## the previous run
Design magnitude_wrapper, start of the top module:
module magnitude_wrapper(
	input aclk,
	input aresetn,
	input s_i_data_valid,
	output reg s_o_data_ready,
	input [31:0] s_i_data,
	output reg m_o_data_valid,
	input m_i_data_ready,
	output reg [31:0] m_o_data
    );
	reg [31:0] o_data_temp;
	reg [15:0] data_real;
	reg [15:0] data_imag;
	reg start_calc;
	reg ack_calc;
	wire [15:0] in_real = s_i_data[15:0];
	wire [15:0] in_imag = s_i_data[31:16];
	always @ (posedge aclk)
		begin
			if (aresetn == 0) begin
				s_o_data_ready <= 1'b0;
				start_calc <= 1'b0;
			end
			if (ack_calc == 1'b1) begin
				start_calc <= 0;
			end
			if ( (s_i_data_valid == 1'b1) && (ack_calc == 0)) begin
				if (in_real[15] == 1'b1)
					data_real <= ~in_real + 16'd1;
				else
					data_real <= in_real;
				if (in_imag[15] == 1'b1)
					data_imag <= ~in_imag + 16'd1;
				else
					data_imag <= in_imag;
				s_o_data_ready <= 1;
				start_calc <= 1'b1;
			end
		end
	always @ (posedge aclk)
		begin
			if (aresetn == 0) begin
				ack_calc <= 0;
			end
			if (start_calc == 1'b1) begin
				ack_calc <= 1;
				o_data_temp <= data_real*data_real + data_imag*data_imag;
			end
			else begin
				ack_calc <= 0;
			end
		end
	always @ (posedge aclk)
		begin
			if (aresetn == 0) begin
				m_o_data_valid <= 1'b0;
			end
			if (m_i_data_ready == 1'b1) begin
				if (ack_calc == 0) begin
					m_o_data_valid <= 1'b0;
				end
				else begin
					m_o_data_valid <= 1'b1;
					m_o_data <= o_data_temp;
				end
			end
		end
endmodule
Settings: LEC_CHECK=0, ABC_AREA=1, CAP_MARGIN=20, CORE_ASPECT_RATIO=0.5, CORE_MARGIN=7, CORE_UTILIZATION=70, CTS_CLUSTER_DIAMETER=310, CTS_CLUSTER_SIZE=100, HOLD_SLACK_MARGIN=0.06, PLACE_DENSITY=0.37, SLEW_MARGIN=25, TNS_END_PERCENT=15; clock period 10.0 ns.
run.sh (not shown) runs the stock make flow with config.mk's settings and CLKGATE_MAP_FILE=.
The previous run: no failed stages, no open violations at the end
What the current run does differently from the previous run at the input level:
# the previous run
export LEC_CHECK = 0
export ABC_AREA = 1
export CAP_MARGIN = 20
export CORE_ASPECT_RATIO = 0.5
export CORE_MARGIN = 7
export CORE_UTILIZATION = 70
export CTS_CLUSTER_DIAMETER = 310
export CTS_CLUSTER_SIZE = 100
export HOLD_SLACK_MARGIN = 0.06
export PLACE_DENSITY = 0.37
export SLEW_MARGIN = 25
export TNS_END_PERCENT = 15
create_clock -name core_clock -period 10.0 [get_ports {aclk}]
# the current run
export LEC_CHECK = 0
export CAP_MARGIN = 20
export CORE_MARGIN = 2
export CORE_UTILIZATION = 40
export SLEW_MARGIN = 20
create_clock -name core_clock -period 10.0 [get_ports {aclk}]
==> comparison <==
Source of the critical timing path = data_real[11]$_DFFE_PP_: the current run; source of the critical timing path = data_real[6]$_DFFE_PP_: the previous run. Diff the previous run -> the current run: met1 track demand over resource in global routing now sits lower; combinational fraction of the cell area now sits higher; final area now sits lower.

try-indigo:
Starting RTL as in the previous note.
Settings: LEC_CHECK=0, ABC_AREA=1, CAP_MARGIN=20, CORE_MARGIN=2, CORE_UTILIZATION=72, CTS_CLUSTER_DIAMETER=336, CTS_CLUSTER_SIZE=99, SETUP_SLACK_MARGIN=1.3, SLEW_MARGIN=20, TNS_END_PERCENT=15; clock period 5.27 ns.
Ran to the end and failed final checks on setup timing: try-indigo.
What try-sierra does differently from try-indigo at the input level:
Settings: CORE_UTILIZATION: 72 -> 58; CTS_CLUSTER_SIZE: 99 -> unset; CTS_CLUSTER_DIAMETER: 336 -> unset; SETUP_SLACK_MARGIN: 1.3 -> unset; TNS_END_PERCENT: 15 -> unset; ABC_AREA: 1 -> unset; the clock period (ns, I/O delays scaled along): 5.27 -> 4.54.
==> comparison <==
- Although it ran to completion, try-sierra produced a layout that fails the final checks because of setup timing.
- Critical path buffer and inverter count down 2 in try-sierra wrt try-indigo
- try-sierra vs. try-indigo: ratio of final minimum period to clock period grew by 24 points; area fraction in compound gates after synthesis grew by 3.2 points; fraction of synthesized area in multiplexers grew by 0.18 points; cell count shrank by 348; layout-stage area growth over the synthesis result grew by 1.7 points.
- From try-indigo to try-sierra the numbers moved as follows: worst hold slack went down by 0.022 ns; clock skew went up by 0.0034 ns.

Setup of try-willow:
magnitude_wrapper again, from the RTL that the note above started with.
==> flow/config.mk <==
export PLATFORM = sky130hd
export DESIGN_NAME = magnitude_wrapper
export DESIGN_NICKNAME = magnitude_wrapper
export VERILOG_FILES = /design/flow/design.v
export SDC_FILE = /design/flow/constraint.sdc
export NUM_CORES = 4
export LEC_CHECK = 0
export CAP_MARGIN = 20
export CORE_MARGIN = 2
export CORE_UTILIZATION = 35
export CTS_CLUSTER_DIAMETER = 228
export CTS_CLUSTER_SIZE = 15
export GPL_TIMING_DRIVEN = 0
export PLACE_DENSITY_LB_ADDON = 0.27
export SETUP_SLACK_MARGIN = 0.67
export SLEW_MARGIN = 20
==> flow/constraint.sdc <==
create_clock -name core_clock -period 10.0 [get_ports {aclk}]
set_input_delay 2.0000 -clock core_clock [delete_from_list [all_inputs] [get_ports {aclk}]]
set_output_delay 2.0000 -clock core_clock [all_outputs]
set_load 0.01 [all_outputs]
try-willow was carried through to the last stage, and its layout satisfied the timing, DRC and antenna checks.
Edits applied to the flow inputs when going from try-willow to try-quartz:
- swapping 0.27 for 0.3 in PLACE_DENSITY_LB_ADDON
- swapping 15 for 100 in CTS_CLUSTER_SIZE
- swapping 35 for 69 in CORE_UTILIZATION
- clearing GPL_TIMING_DRIVEN, which used to be 0
- clearing SETUP_SLACK_MARGIN, which used to be 0.67
- putting HOLD_SLACK_MARGIN at 0.06 where nothing was set
- swapping 228 for 310 in CTS_CLUSTER_DIAMETER
- putting CORE_ASPECT_RATIO at 1.86 where nothing was set
- swapping 2 for 7 in CORE_MARGIN
- putting TNS_END_PERCENT at 5 where nothing was set
- swapping 20 for 25 in SLEW_MARGIN
- putting ABC_AREA at 1 where nothing was set
- Final non-filler cell area (lower): try-willow
- [compare] base=try-willow new=try-quartz: total number of cells along the worst setup path moved up; maximum frequency moved up.
- The final reports for try-quartz and try-willow show final cell utilization of the core higher in the former.
- try-quartz and try-willow ended up with nearly the same worst setup skew after layout.
Input-level comparison between try-umber and try-quartz:
- HOLD_SLACK_MARGIN removed (was 0.06)
- CORE_MARGIN changed from 7 to 2
- CTS_CLUSTER_SIZE removed (was 100)
- CTS_CLUSTER_DIAMETER removed (was 310)
- SLEW_MARGIN changed from 25 to 20
- PLACE_DENSITY_LB_ADDON removed (was 0.3)
- TNS_END_PERCENT removed (was 5)
- CORE_UTILIZATION changed from 69 to 72
- CORE_ASPECT_RATIO removed (was 1.86)
- the clock period (ns, I/O delays scaled along) changed from 10.0 to 11.6
--- outcome ---
- Higher actual slew at the worst max-slew pin goes to try-umber over try-quartz.
- try-umber — shortest period the worst path allows 0.0093 ns higher, try-quartz as reference
The following lists how try-fjord was set up differently from try-umber:
- CTS_CLUSTER_SIZE now 99, previously not set
- TNS_END_PERCENT now 15, previously not set
- the clock period (ns, I/O delays scaled along) now 5.27, was 11.6
### Flow results
try-fjord gives less stage delay of the slowest cell on the critical path than try-umber did.
In try-fjord, the design area came out about 14% above the value in try-umber.
try-fjord against try-umber: first-iteration DRC count increased 375; actual slew at the worst max-slew pin fell 0.17 ns.
try-umber → try-fjord: buffers inserted during post-CTS setup optimization +20.
try-umber → try-fjord: clock skew has remained practically unchanged.
try-fjord reports a higher final wirelength than try-umber does.
To summarise try-fjord: no stage aborted, but the layout did not pass its checks, failing on negative setup slack.
Compared try-umber against try-fjord; area taken by flip-flops and latches within noise.

job 3167:
Starting RTL as in the previous note.
export LEC_CHECK = 0
export ABC_AREA = 1
export CAP_MARGIN = 20
export CORE_ASPECT_RATIO = 1.27
export CORE_MARGIN = 2
export CORE_UTILIZATION = 37
export GPL_TIMING_DRIVEN = 1
export MIN_ROUTING_LAYER = met1
export SLEW_MARGIN = 20
create_clock -name core_clock -period 7.33 [get_ports {aclk}]
The following lists how job 1051 was set up differently from job 3167:
-- flow/config.mk --
<<< job 3167, line 8
export ABC_AREA = 1
export CAP_MARGIN = 20
export CORE_ASPECT_RATIO = 1.27
export CORE_MARGIN = 2
export CORE_UTILIZATION = 37
export GPL_TIMING_DRIVEN = 1
export MIN_ROUTING_LAYER = met1
export SLEW_MARGIN = 20
>>> job 1051, line 8
export ABC_AREA = 1
export CAP_MARGIN = 20
export CORE_MARGIN = 2
export CORE_UTILIZATION = 72
export CTS_CLUSTER_DIAMETER = 229
export CTS_CLUSTER_SIZE = 31
export SLEW_MARGIN = 20
==> flow/constraint.sdc <==
create_clock -name core_clock -period 6.46 [get_ports {aclk}]
set_input_delay 1.2920 -clock core_clock [delete_from_list [all_inputs] [get_ports {aclk}]]
set_output_delay 1.2920 -clock core_clock [all_outputs]
set_load 0.01 [all_outputs]
### Flow results
Ran to the end and failed final checks on negative setup slack: job 1051. Fmax: job 1051 > job 3167. Summary of the comparison: count of buffers not belonging to the clock network in the layout is higher in job 1051, relative to job 3167. Job 1051 vs job 3167: post-detailed-route wirelength per cell up. Area added between synthesis and finish (lower): job 3167. Cell area after placement for job 1051: 2.8% up relative to job 3167. Post-route cell area (lower): job 3167. Looking only at final total negative setup slack, and setting everything else aside, the lower value of job 1051 and job 3167 goes to job 1051.

== try-zinc ==
Starting RTL as in the previous note.
Design magnitude_wrapper, start of the top module:
module magnitude_wrapper(
	input aclk,
	input aresetn,
	input s_i_data_valid,
	output reg s_o_data_ready,
	input [31:0] s_i_data,
	output reg m_o_data_valid,
	input m_i_data_ready,
	output reg [31:0] m_o_data
    );
	reg [31:0] o_data_temp;
	reg [15:0] data_real;
	reg [15:0] data_imag;
	reg start_calc;
	reg ack_calc;
	wire [15:0] in_real = s_i_data[15:0];
	wire [15:0] in_imag = s_i_data[31:16];
	always @ (posedge aclk)
		begin
			if (aresetn == 0) begin
				s_o_data_ready <= 1'b0;
				start_calc <= 1'b0;
			end
			if (ack_calc == 1'b1) begin
				start_calc <= 0;
			end
			if ( (s_i_data_valid == 1'b1) && (ack_calc == 0)) begin
				if (in_real[15] == 1'b1)
					data_real <= ~in_real + 16'd1;
				else
					data_real <= in_real;
				if (in_imag[15] == 1'b1)
					data_imag <= ~in_imag + 16'd1;
				else
					data_imag <= in_imag;
				s_o_data_ready <= 1;
				start_calc <= 1'b1;
			end
		end
	always @ (posedge aclk)
		begin
			if (aresetn == 0) begin
				ack_calc <= 0;
			end
			if (start_calc == 1'b1) begin
				ack_calc <= 1;
				o_data_temp <= data_real*data_real + data_imag*data_imag;
			end
			else begin
				ack_calc <= 0;
			end
		end
	always @ (posedge aclk)
		begin
			if (aresetn == 0) begin
				m_o_data_valid <= 1'b0;
			end
			if (m_i_data_ready == 1'b1) begin
				if (ack_calc == 0) begin
					m_o_data_valid <= 1'b0;
				end
				else begin
					m_o_data_valid <= 1'b1;
					m_o_data <= o_data_temp;
				end
			end
		end
endmodule
==> flow/config.mk <==
export PLATFORM = sky130hd
export DESIGN_NAME = magnitude_wrapper
export DESIGN_NICKNAME = magnitude_wrapper
export VERILOG_FILES = /design/flow/design.v
export SDC_FILE = /design/flow/constraint.sdc
export NUM_CORES = 4
export LEC_CHECK = 0
export CAP_MARGIN = 20
export CORE_ASPECT_RATIO = 1.32
export CORE_MARGIN = 9
export CORE_UTILIZATION = 17
export CTS_CLUSTER_DIAMETER = 45
export CTS_CLUSTER_SIZE = 35
export GPL_ROUTABILITY_DRIVEN = 0
export GPL_TIMING_DRIVEN = 1
export MAX_ROUTING_LAYER = met4
export MIN_ROUTING_LAYER = met2
export SLEW_MARGIN = 20
export TNS_END_PERCENT = 70
==> flow/constraint.sdc <==
create_clock -name core_clock -period 11.2 [get_ports {aclk}]
set_input_delay 2.2400 -clock core_clock [delete_from_list [all_inputs] [get_ports {aclk}]]
set_output_delay 2.2400 -clock core_clock [all_outputs]
set_load 0.01 [all_outputs]
Per the final summary, try-zinc finished and its layout is clean on timing, DRC and antenna.
Input changes introduced in try-ember (baseline for comparison: try-zinc):
Settings: CTS_CLUSTER_DIAMETER: 45 -> unset; MAX_ROUTING_LAYER: met4 -> unset; GPL_TIMING_DRIVEN: 1 -> unset; CORE_UTILIZATION: 17 -> 68; CORE_ASPECT_RATIO: 1.32 -> unset; TNS_END_PERCENT: 70 -> unset; GPL_ROUTABILITY_DRIVEN: 0 -> unset; CTS_CLUSTER_SIZE: 35 -> unset; MIN_ROUTING_LAYER: met2 -> unset; CORE_MARGIN: 9 -> 2; the clock period (ns, I/O delays scaled along): 11.2 -> 11.6.
==> comparison <==
try-ember completed every stage of the flow, and the final layout passed the timing, DRC and antenna checks.
Compared with try-zinc, try-ember shows a total stage count of the critical path that is 4.8% higher.
Reported for try-zinc and try-ember, total of endpoints with negative setup slack in the final report turned out identical to the last digit.
Cmp try-ember vs try-zinc: global-route usage higher in try-ember
Fraction of the core area covered by cells at the end of the flow in try-ember vs try-zinc: up 54 points
The final reports for try-ember and try-zinc show total routed wirelength lower in the former.
Compare try-zinc and try-ember | pin count of the biggest net entering global routing lower: try-zinc
The inputs of try-delta differ from those of try-ember as listed below.
Settings: putting TNS_END_PERCENT at 15 where nothing was set; putting CTS_CLUSTER_SIZE at 93 where nothing was set; swapping 68 for 72 in CORE_UTILIZATION; putting ABC_AREA at 1 where nothing was set; swapping 11.6 for 5.29 in the clock period (ns, I/O delays scaled along).
try-delta ended up with o_data_temp[22] as its destination of the critical timing path; try-ember ended up with o_data_temp[31]. Although it ran to completion, try-delta produced a layout that fails the final checks because of negative setup slack. From try-ember to try-delta the numbers moved as follows: hold slack moved up, register share after synthesis lower, number of standard cells in the layout, taps in and fillers out up 708.
Setup changes, try-delta to try-yarrow
Settings: removing TNS_END_PERCENT (formerly 15); changing CTS_CLUSTER_SIZE from 93 to 36; removing ABC_AREA (formerly 1); changing the clock period (ns, I/O delays scaled along) from 5.29 to 6.92.
## What came out
- What the final checks of try-delta revealed, after a flow that finished every stage, was a layout that fails on negative setup slack.
- Although it ran to completion, try-yarrow produced a layout that fails the final checks because of negative setup slack.
- Compared with try-delta, try-yarrow instantiates a smaller number of cells.
- Delta (try-yarrow minus try-delta): number of buffers added for setup after CTS now sits higher; design area went down.
- try-yarrow: relative area change from synthesis to final layout is 3.4 points lower than what try-delta reported.
- Compared with try-delta, in try-yarrow fraction of the yosys area taken by sequential cells higher, sequential cell area share climbed 1.1 points, non-clock buffer count -59, layout net count down 485.
- Utilization was lower in the run labelled try-yarrow.
diff inputs: try-yarrow => try-harbor
Settings: a change of CTS_CLUSTER_SIZE from 36 to 34; a change of the clock period (ns, I/O delays scaled along) from 6.92 to 6.18.
==> results <==
- Completing all stages was not enough for try-harbor: its layout failed the final checks because of negative setup slack.
- Going from try-yarrow to try-harbor, final design instance area without fill moved up; placed cell area moved up.
- try-harbor vs try-yarrow: register fraction of the total cell area down
- Relative to try-yarrow, average vias per placed instance has gone up in try-harbor.
- Diff try-harbor and try-yarrow: setup slack lower in try-harbor
- On clock distribution area overhead in the final layout: between try-harbor and try-yarrow, it ends up higher for try-yarrow.
- Changes observed in try-harbor relative to try-yarrow: cell count along the critical path shows an increase of 4.3%, met3 routing resource usage after global routing shows an increase of 2.7 points.
Input-level comparison between try-lagoon and try-harbor:
Settings: CTS_CLUSTER_DIAMETER: unset -> 32; CORE_UTILIZATION: 72 -> 35; CTS_CLUSTER_SIZE: 34 -> unset; the clock period (ns, I/O delays scaled along): 6.18 -> 10.0.
==> results <==
try-lagoon finished every step from synthesis to the final layout, and the layout passed the timing, DRC and antenna checks.
try-harbor → try-lagoon: worst reg2reg path depth lower; register-to-register slack higher; initial antenna violation count lower.
